==> job 3778 <==
==> flow/design.v <==
module non_restoring_divider #(
    parameter DATA_WIDTH = 32
) (
    input  logic                    clk_i,
    input  logic                    clk_en_i,
    input  logic                    rst_n_i,
    input  logic [DATA_WIDTH - 1:0] dividend_i,
    input  logic [DATA_WIDTH - 1:0] divisor_i,
    input  logic                    data_valid_i,
    output logic [DATA_WIDTH - 1:0] quotient_o,
    output logic [DATA_WIDTH - 1:0] remainder_o,
    output logic                    divide_by_zero_o,
    output logic                    data_valid_o,
    output logic                    idle_o
);
    localparam COUNTER_WIDTH = $clog2(DATA_WIDTH);
    typedef enum logic [1:0] {IDLE, DIVIDE, RESTORE} fsm_state_t;
    typedef struct packed {
        logic                    rem_sign;
        logic [DATA_WIDTH - 1:0] remainder;
        logic [DATA_WIDTH - 1:0] quotient;
    } result_t;
    fsm_state_t state_CRT, state_NXT;
        always_ff @(posedge clk_i) begin : state_register
            if (!rst_n_i) begin
                state_CRT <= IDLE;
            end else if (clk_en_i) begin
                state_CRT <= state_NXT;
            end
        end : state_register
    result_t partial_CRT, partial_NXT;
    logic [DATA_WIDTH - 1:0] divisor_CRT, divisor_NXT;
        always_ff @(posedge clk_i) begin : datapath_register
            if (clk_en_i) begin
                partial_CRT <= partial_NXT;
                divisor_CRT <= divisor_NXT;
            end
        end : datapath_register
    logic [COUNTER_WIDTH - 1:0] iter_count_CRT, iter_count_NXT;
        always_ff @(posedge clk_i) begin : counter 
            if (clk_en_i) begin
                iter_count_CRT <= iter_count_NXT;
            end
        end : counter 
    logic divide_by_zero_CRT, divide_by_zero_NXT;
        always_ff @(posedge clk_i) begin : status_register
            if (!rst_n_i) begin
                divide_by_zero_CRT <= 1'b0;
            end else if (clk_en_i) begin
                divide_by_zero_CRT <= divide_by_zero_NXT;
            end
        end : status_register
    result_t pair_shifted;
        always_comb begin : fsm_logic 
            divide_by_zero_NXT = divide_by_zero_CRT;
            iter_count_NXT = iter_count_CRT;
            partial_NXT = partial_CRT;
            divisor_NXT = divisor_CRT;
            state_NXT = state_CRT;
            pair_shifted = 'b0;
            remainder_o = partial_CRT.remainder;
            data_valid_o = 1'b0;
            idle_o = 1'b0;
            case (state_CRT) 
                IDLE: begin 
                    if (data_valid_i) begin
                        state_NXT = DIVIDE;
                    end
                    divide_by_zero_NXT = (divisor_i == '0);
                    partial_NXT.rem_sign = 1'b0;
                    partial_NXT.quotient = dividend_i;
                    partial_NXT.remainder = '0;
                    divisor_NXT = divisor_i;
                    iter_count_NXT = '0;
                    idle_o = 1'b1;
                end
                DIVIDE: begin
                    state_NXT = (iter_count_CRT == (DATA_WIDTH - 1)) ? RESTORE : state_CRT;
                    iter_count_NXT = iter_count_CRT + 1;
                    pair_shifted = partial_CRT << 1; 
                    if (partial_CRT.rem_sign) begin
                        {partial_NXT.rem_sign, partial_NXT.remainder} = {pair_shifted.rem_sign, pair_shifted.remainder} + divisor_CRT;
                    end else begin
                        {partial_NXT.rem_sign, partial_NXT.remainder} = {pair_shifted.rem_sign, pair_shifted.remainder} - divisor_CRT;
                    end
                    partial_NXT.quotient = {pair_shifted.quotient[DATA_WIDTH - 1:1], !partial_NXT.rem_sign};
                end
                RESTORE: begin
                    state_NXT = IDLE;
                    data_valid_o = 1'b1;
                    idle_o = 1'b0;
                    if (partial_CRT.rem_sign) begin
                        {partial_NXT.rem_sign, partial_NXT.remainder} = {partial_CRT.rem_sign, partial_CRT.remainder} + divisor_CRT;
                    end
                    remainder_o = partial_NXT.remainder;
                end
            endcase
        end : fsm_logic
    assign quotient_o = partial_CRT.quotient;
    assign divide_by_zero_o = divide_by_zero_CRT;
endmodule
==> flow/run.sh <==
#!/bin/bash
# the make line also repeats each setting of config.mk as NAME=value (left out here)
make -C /OpenROAD-flow-scripts/flow DESIGN_CONFIG=/design/flow/config.mk WORK_HOME=/design/flow/orfs CLKGATE_MAP_FILE= finish
==> flow/config.mk <==
export PLATFORM = sky130hd
export DESIGN_NAME = non_restoring_divider
export DESIGN_NICKNAME = non_restoring_divider
export VERILOG_FILES = /design/flow/design.v
export SDC_FILE = /design/flow/constraint.sdc
export NUM_CORES = 4
export LEC_CHECK = 0
export ABC_AREA = 1
export CAP_MARGIN = 0
export CELL_PAD_IN_SITES_DETAIL_PLACEMENT = 2
export CELL_PAD_IN_SITES_GLOBAL_PLACEMENT = 2
export CORE_ASPECT_RATIO = 1.17
export CORE_MARGIN = 8
export CORE_UTILIZATION = 44
export CTS_CLUSTER_SIZE = 70
export GPL_ROUTABILITY_DRIVEN = 0
export GPL_TIMING_DRIVEN = 0
export HOLD_SLACK_MARGIN = 0.06
export MAX_ROUTING_LAYER = met4
export MIN_ROUTING_LAYER = met2
export PLACE_DENSITY = 0.7
export SETUP_SLACK_MARGIN = 1.2
export SLEW_MARGIN = 10
==> flow/constraint.sdc <==
create_clock -name core_clock -period 5.21 [get_ports {clk_i}]
set_input_delay 1.0420 -clock core_clock [delete_from_list [all_inputs] [get_ports {clk_i}]]
set_output_delay 1.0420 -clock core_clock [all_outputs]
set_load 0.01 [all_outputs]
==> job 1966 (differences from job 3778) <==
ABC_AREA = not set   (was 1)
CAP_MARGIN = 20   (was 0)
CELL_PAD_IN_SITES_DETAIL_PLACEMENT = not set   (was 2)
CELL_PAD_IN_SITES_GLOBAL_PLACEMENT = not set   (was 2)
CORE_ASPECT_RATIO = not set   (was 1.17)
CORE_MARGIN = 2   (was 8)
CORE_UTILIZATION = 38   (was 44)
CTS_CLUSTER_SIZE = 60   (was 70)
GPL_ROUTABILITY_DRIVEN = not set   (was 0)
GPL_TIMING_DRIVEN = not set   (was 0)
HOLD_SLACK_MARGIN = not set   (was 0.06)
MAX_ROUTING_LAYER = not set   (was met4)
MIN_ROUTING_LAYER = not set   (was met2)
PLACE_DENSITY = not set   (was 0.7)
SETUP_SLACK_MARGIN = not set   (was 1.2)
SLEW_MARGIN = 20   (was 10)
==> flow/constraint.sdc (replaced) <==
create_clock -name core_clock -period 6.0 [get_ports {clk_i}]
set_input_delay 1.2000 -clock core_clock [delete_from_list [all_inputs] [get_ports {clk_i}]]
set_output_delay 1.2000 -clock core_clock [all_outputs]
set_load 0.01 [all_outputs]
==> results <==
metric                                                                      job 1966                   job 3778
Overall die area                                                           24100 µm²                  29600 µm²
Post-Synth AOI/OAI Area                                                        19.1%                      8.50%
Floorplan row count                                                               55                         61
Fraction of the mapped netlist area in simple logic gates                      14.7%                      38.1%
Horizontal die size                                                           155 µm                     160 µm
Post-synthesis cell type count                                                    67                         46
Net count after synthesis                                                       1071                       1818
Adder and majority gate portion of the synthesized area                        10.2%                      8.33%
Yosys cell count                                                                 933                       1680
Die y size                                                                    155 µm                     185 µm
Core box area                                                              22600 µm²                  23800 µm²
Post-Syn Instances                                                               933                       1680
Most common reg cell                                       sky130_fd_sc_hd__edfxtp_1  sky130_fd_sc_hd__edfxtp_1
Post-synth mux share                                                           5.57%                         0%
Yosys top cell area share                                                      35.2%                      28.6%
Warnings from Yosys                                                                1                          1
Synthesized area per cell                                                   9.32 µm²                   6.37 µm²
Synth Cell Area                                                             8700 µm²                  10700 µm²
Floorplan-stage core utilization                                               38.5%                      44.9%
Synthesized chip area reported by yosys                                     8700 µm²                  10700 µm²
Status                                              no timing/DRC/antenna violations  aborted with a tool error
Stage where the flow stopped                                                       -           global placement
Synth Seq Share                                                                36.1%                      29.4%
Number of synthesized flops with an enable pin                                   102                        102
Yosys xor share                                                                8.65%                      3.03%
